==> v17: inputs <==
==> flow/design.v <==
module fp1(sig1, sig2, exp1, exp2, sign1, sign2, signew, expnew, signnew);
input wire [10:0] sig1, sig2; 
input wire [3:0] exp1, exp2;
input wire sign1, sign2;
output wire [21:0] signew;
output wire [4:0] expnew;
output wire signnew;
assign expnew = exp1 + exp2 - 3'b111;
assign signew = sig1 * sig2;
assign signnew = sign1 ^ sign2;
endmodule
module fp2(sig, exp, sign, fp_result, under, over);
input wire [21:0] sig;
input wire [4:0] exp;
input wire sign;
output wire [15:0] fp_result;
output wire under, over;
reg [21:0] tempsig;
reg [4:0] tempexp;
reg underflow;
reg overflow;
always @(*)
begin
	if(sig[20]==1'b0)
		begin
			tempsig = sig >> 1;
			tempexp = exp + 1'b1;
		end
	else 
		begin
			tempsig = sig;
			tempexp = exp;
		end
	if (tempexp > 5'd24) underflow = 1'b1;
	else underflow = 1'b0;
	if (tempexp[4]==1) overflow = 1'b1;
	else overflow =1'b0;
end
assign fp_result = {sign, tempexp[3:0], tempsig[19:9] };
assign under = underflow;
assign over = overflow;
endmodule
module fp_mul(clk, op1, op2, result, under, over);
input wire clk;
input wire [15:0] op1, op2;
output reg [15:0] result;
output reg under, over;
reg [15:0] op1reg, op2reg;
wire [21:0] signew;
wire [4:0] expnew;
wire signnew;
wire [15:0] fp_result;
wire fp_under, fp_over;
always @(posedge clk)
begin
	op1reg <= op1;
	op2reg <= op2;
	result <= fp_result;
	under <= fp_under;
	over <= fp_over;
end
fp1 stage1(.sig1(op1reg[10:0]), .sig2(op2reg[10:0]), .exp1(op1reg[14:11]), .exp2(op2reg[14:11]),
	.sign1(op1reg[15]), .sign2(op2reg[15]), .signew(signew), .expnew(expnew), .signnew(signnew));
fp2 stage2(.sig(signew), .exp(expnew), .sign(signnew), .fp_result(fp_result), .under(fp_under), .over(fp_over));
endmodule
==> flow/run.sh <==
#!/bin/bash
# the make line also repeats each setting of config.mk as NAME=value (left out here)
make -C /OpenROAD-flow-scripts/flow DESIGN_CONFIG=/design/flow/config.mk WORK_HOME=/design/flow/orfs CLKGATE_MAP_FILE= finish
==> flow/config.mk <==
export PLATFORM = sky130hd
export DESIGN_NAME = fp_mul
export DESIGN_NICKNAME = fp_mul
export VERILOG_FILES = /design/flow/design.v
export SDC_FILE = /design/flow/constraint.sdc
export NUM_CORES = 4
export LEC_CHECK = 0
export CAP_MARGIN = 20
export CORE_MARGIN = 2
export CORE_UTILIZATION = 25
export SLEW_MARGIN = 20
==> flow/constraint.sdc <==
create_clock -name core_clock -period 5.15 [get_ports {clk}]
set_input_delay 1.0300 -clock core_clock [delete_from_list [all_inputs] [get_ports {clk}]]
set_output_delay 1.0300 -clock core_clock [all_outputs]
set_load 0.01 [all_outputs]
==> inputs of v21, as changes to v17 <==
ABC_AREA = 1   (was unset)
CORE_UTILIZATION = 72   (was 25)
CTS_CLUSTER_SIZE = 100   (was unset)
==> flow/constraint.sdc (replaced) <==
create_clock -name core_clock -period 4.82 [get_ports {clk}]
set_input_delay 0.9640 -clock core_clock [delete_from_list [all_inputs] [get_ports {clk}]]
set_output_delay 0.9640 -clock core_clock [all_outputs]
set_load 0.01 [all_outputs]
==> impl_metrics.json <==
{
  "outcome": "failed layout checks",
  "path_buffers": 4,
  "yosys-stat-cells": 749,
  "so_faults": "negative setup slack",
  "cp_cell_sequence": "buf_4 > nand2_1 > fa_1 > fa_1 > inv_1 > fa_1 > inv_1 > fa_1 > inv_1 > ha_1 > ha_4 > nand2_1 > nor2_4 > nand2_2 > nor2_2 > nand2_2 > nand3_2 > nand2_2 > nand2_4 > nand2_2 > o21ai_2 > nand2_1 > nor2_1",
  "worstPathArrival_ps": 5170,
  "final.setup.worst_slack_ps": -90.9,
  "setup_viol": 9,
  "skew_ps": 9.63,
  "tightest_slew_ps": 445
}
(the above is from v21)
==> impl_metrics.json <==
{
  "outcome": "complete, no violations",
  "yosys-stat-cells": 566,
  "cp_cell_sequence": "buf_4 > clkbuf_16 > and2_1 > fa_1 > ha_2 > fa_1 > inv_2 > fa_1 > fa_1 > inv_1 > ha_1 > o21a_1 > o21a_1 > o211ai_1 > a21boi_2 > o31ai_4 > buf_6 > a21boi_0 > a211oi_2",
  "worstPathArrival_ps": 5180,
  "skew_ps": 5.26,
  "tightest_slew_ps": 432,
  "final.setup.worst_slack_ps": 189,
  "setup_viol": 0
}
(the above is from v17)

==> 12-08 <==
// fp_mul: RTL as listed in full above, without the edits since
Settings: LEC_CHECK=0, CAP_MARGIN=20, CORE_MARGIN=2, CORE_UTILIZATION=66, CTS_CLUSTER_SIZE=35, SLEW_MARGIN=20; clock period 4.96 ns.
run.sh (not shown) runs the stock make flow with config.mk's settings and CLKGATE_MAP_FILE=.
==> 04-24 (differences from 12-08) <==
- ABC_AREA: default -> 1
- CORE_UTILIZATION: 66 -> 71
- CTS_CLUSTER_SIZE: 35 -> default
==> flow/constraint.sdc (replaced) <==
create_clock -name core_clock -period 1.59 [get_ports {clk}]
set_input_delay 0.3180 -clock core_clock [delete_from_list [all_inputs] [get_ports {clk}]]
set_output_delay 0.3180 -clock core_clock [all_outputs]
set_load 0.01 [all_outputs]
==> 11-22 (differences from 12-08) <==
- ABC_AREA: default -> 1
- CORE_UTILIZATION: 66 -> 68
- CTS_CLUSTER_SIZE: 35 -> 74
- HOLD_SLACK_MARGIN: default -> -0.09
- SETUP_SLACK_MARGIN: default -> -0.06
==> flow/constraint.sdc (replaced) <==
create_clock -name core_clock -period 5.01 [get_ports {clk}]
set_input_delay 1.0020 -clock core_clock [delete_from_list [all_inputs] [get_ports {clk}]]
set_output_delay 1.0020 -clock core_clock [all_outputs]
set_load 0.01 [all_outputs]
==> 08-23 (differences from 12-08) <==
- CELL_PAD_IN_SITES_DETAIL_PLACEMENT: default -> 0
- CORE_ASPECT_RATIO: default -> 0.83
- CORE_UTILIZATION: 66 -> 61
- CTS_CLUSTER_DIAMETER: default -> 43
- CTS_CLUSTER_SIZE: 35 -> 99
- SLEW_MARGIN: 20 -> 35
- TNS_END_PERCENT: default -> 70
==> flow/constraint.sdc (replaced) <==
create_clock -name core_clock -period 5.04 [get_ports {clk}]
set_input_delay 1.0080 -clock core_clock [delete_from_list [all_inputs] [get_ports {clk}]]
set_output_delay 1.0080 -clock core_clock [all_outputs]
set_load 0.01 [all_outputs]
==> notes <==
08-23 finished with negative setup slack left. 11-22 produced a clean layout. 12-08 finished with negative setup slack left. 04-24 aborted during clock tree synthesis.
Combinational power: 11-22 is lower than 12-08 (about 22%).
The lowest die area belongs to 04-24, the highest to 08-23.
Final cell count: 11-22 > 08-23 > 12-08.
Between 12-08 and 11-22, the lower utilization is in 11-22 (gap 8.5 points).
In 08-23 the total power is larger than in 11-22, by 15%.
==> figures <==
Outcome: 08-23 failed layout checks; 04-24 stopped before the end; 11-22 no timing/DRC/antenna violations; 12-08 failed layout checks
Stage where the flow stopped: 08-23 -; 04-24 clock tree synthesis; 11-22 -; 12-08 -
Layout check failures: 08-23 negative setup slack; 04-24 -; 11-22 -; 12-08 negative setup slack
Sequential cell fraction of total power: 08-23 11.9%; 04-24 -; 11-22 13.8%; 12-08 11.5%
Total of cells resized after clock tree synthesis: 08-23 56; 04-24 -; 11-22 0; 12-08 59
Unrepaired setup endpoints after global routing: 08-23 yes; 04-24 -; 11-22 -; 12-08 yes
Portion of the post-synthesis area used by sequential elements: 08-23 18.6%; 04-24 17.5%; 11-22 17.5%; 12-08 18.6%
Number of combinational gates with multiple inputs: 08-23 382; 04-24 -; 11-22 474; 12-08 382
Maximum number of pins on one net before global-route repair: 08-23 17; 04-24 -; 11-22 19; 12-08 18
Number of antenna-violating nets in the routed design: 08-23 0; 04-24 -; 11-22 0; 12-08 0
CTS tree: 08-23 done; 04-24 -; 11-22 done; 12-08 done
Yosys synthesis chip area: 08-23 0.00537 mm2; 04-24 0.00574 mm2; 11-22 0.00574 mm2; 12-08 0.00537 mm2
Total Power: 08-23 4.49 mW; 04-24 -; 11-22 3.89 mW; 12-08 4.81 mW
Post-synth cell types: 08-23 53; 04-24 34; 11-22 34; 12-08 53

==> run a: inputs <==
RTL: the design.v shown in full above, as it stands there.
export LEC_CHECK = 0
export ABC_AREA = 1
export CAP_MARGIN = 20
export CELL_PAD_IN_SITES_DETAIL_PLACEMENT = 0
export CORE_ASPECT_RATIO = 0.83
export CORE_MARGIN = 2
export CORE_UTILIZATION = 67
export CTS_CLUSTER_DIAMETER = 46
export CTS_CLUSTER_SIZE = 73
export SLEW_MARGIN = 35
export TNS_END_PERCENT = 70
create_clock -name core_clock -period 5.04 [get_ports {clk}]
==> run b: changes against run a <==
CORE_MARGIN = 10   (was 2)
CORE_UTILIZATION = 39   (was 67)
CTS_CLUSTER_DIAMETER = 300   (was 46)
CTS_CLUSTER_SIZE = 99   (was 73)
SETUP_SLACK_MARGIN = -0.25   (was default)
==> Flow_metrics.wiki <==
== Metrics ==
{| class="wikitable"
! Metric !! Value
|-
| Status || complete, no violations
|-
| Multi-input gate area in the final layout || 3970 sq um
|-
| Clock-cell share || approximately 1.2%
|-
| Share of the clock period used by the worst path after layout || 95.3%
|-
| Die Outline Area || between 9000 and 10000 sq um
|-
| Capture point of the critical path || result[4]
|-
| Crit-path cells || nand2_1 > inv_1 > fa_1 > fa_1 > fa_1 > fa_1 > inv_1 > fa_1 > inv_1 > ha_4 > nand2_2 > inv_1 > a21oi_2 > nand2_1 > nand2_2 > nand4_1 > nand2_4 > buf_12 > nor2_1 > a31oi_2
|-
| Routed wire length || 13000 um
|-
| Combinational group share of total power || 80.0%
|-
| Num rows || 30
|-
| CP Launch Point || op2reg[5]
|-
| Total vias in the final route || approximately 4700
|-
| Slew at the pin closest to its max-slew limit || 0.451 ns
|}
# the run above: run a

==> Flow_metrics.wiki <==
== Metrics ==
{| class="wikitable"
! Metric !! Value
|-
| Crit-path cells || nand2_1 > inv_1 > fa_1 > fa_1 > fa_1 > fa_1 > inv_1 > fa_1 > inv_1 > ha_1 > nand2_2 > inv_1 > a21oi_1 > nand2_1 > nand2_1 > nand3_2 > nand2_2 > nand2_4 > nand2_1 > o21ai_2 > nor2_1 > nor2_1
|-
| Routed wire length || 12200 um
|-
| Multi-input gate area in the final layout || 3870 sq um
|-
| CP Launch Point || op1reg[2]
|-
| Status || complete, no violations
|-
| Combinational group share of total power || 75.2%
|-
| Slew at the pin closest to its max-slew limit || 0.410 ns
|-
| Num rows || ~40
|}
# the run above: run b

No activity file was given, so power comes from the tool's default toggle rates.
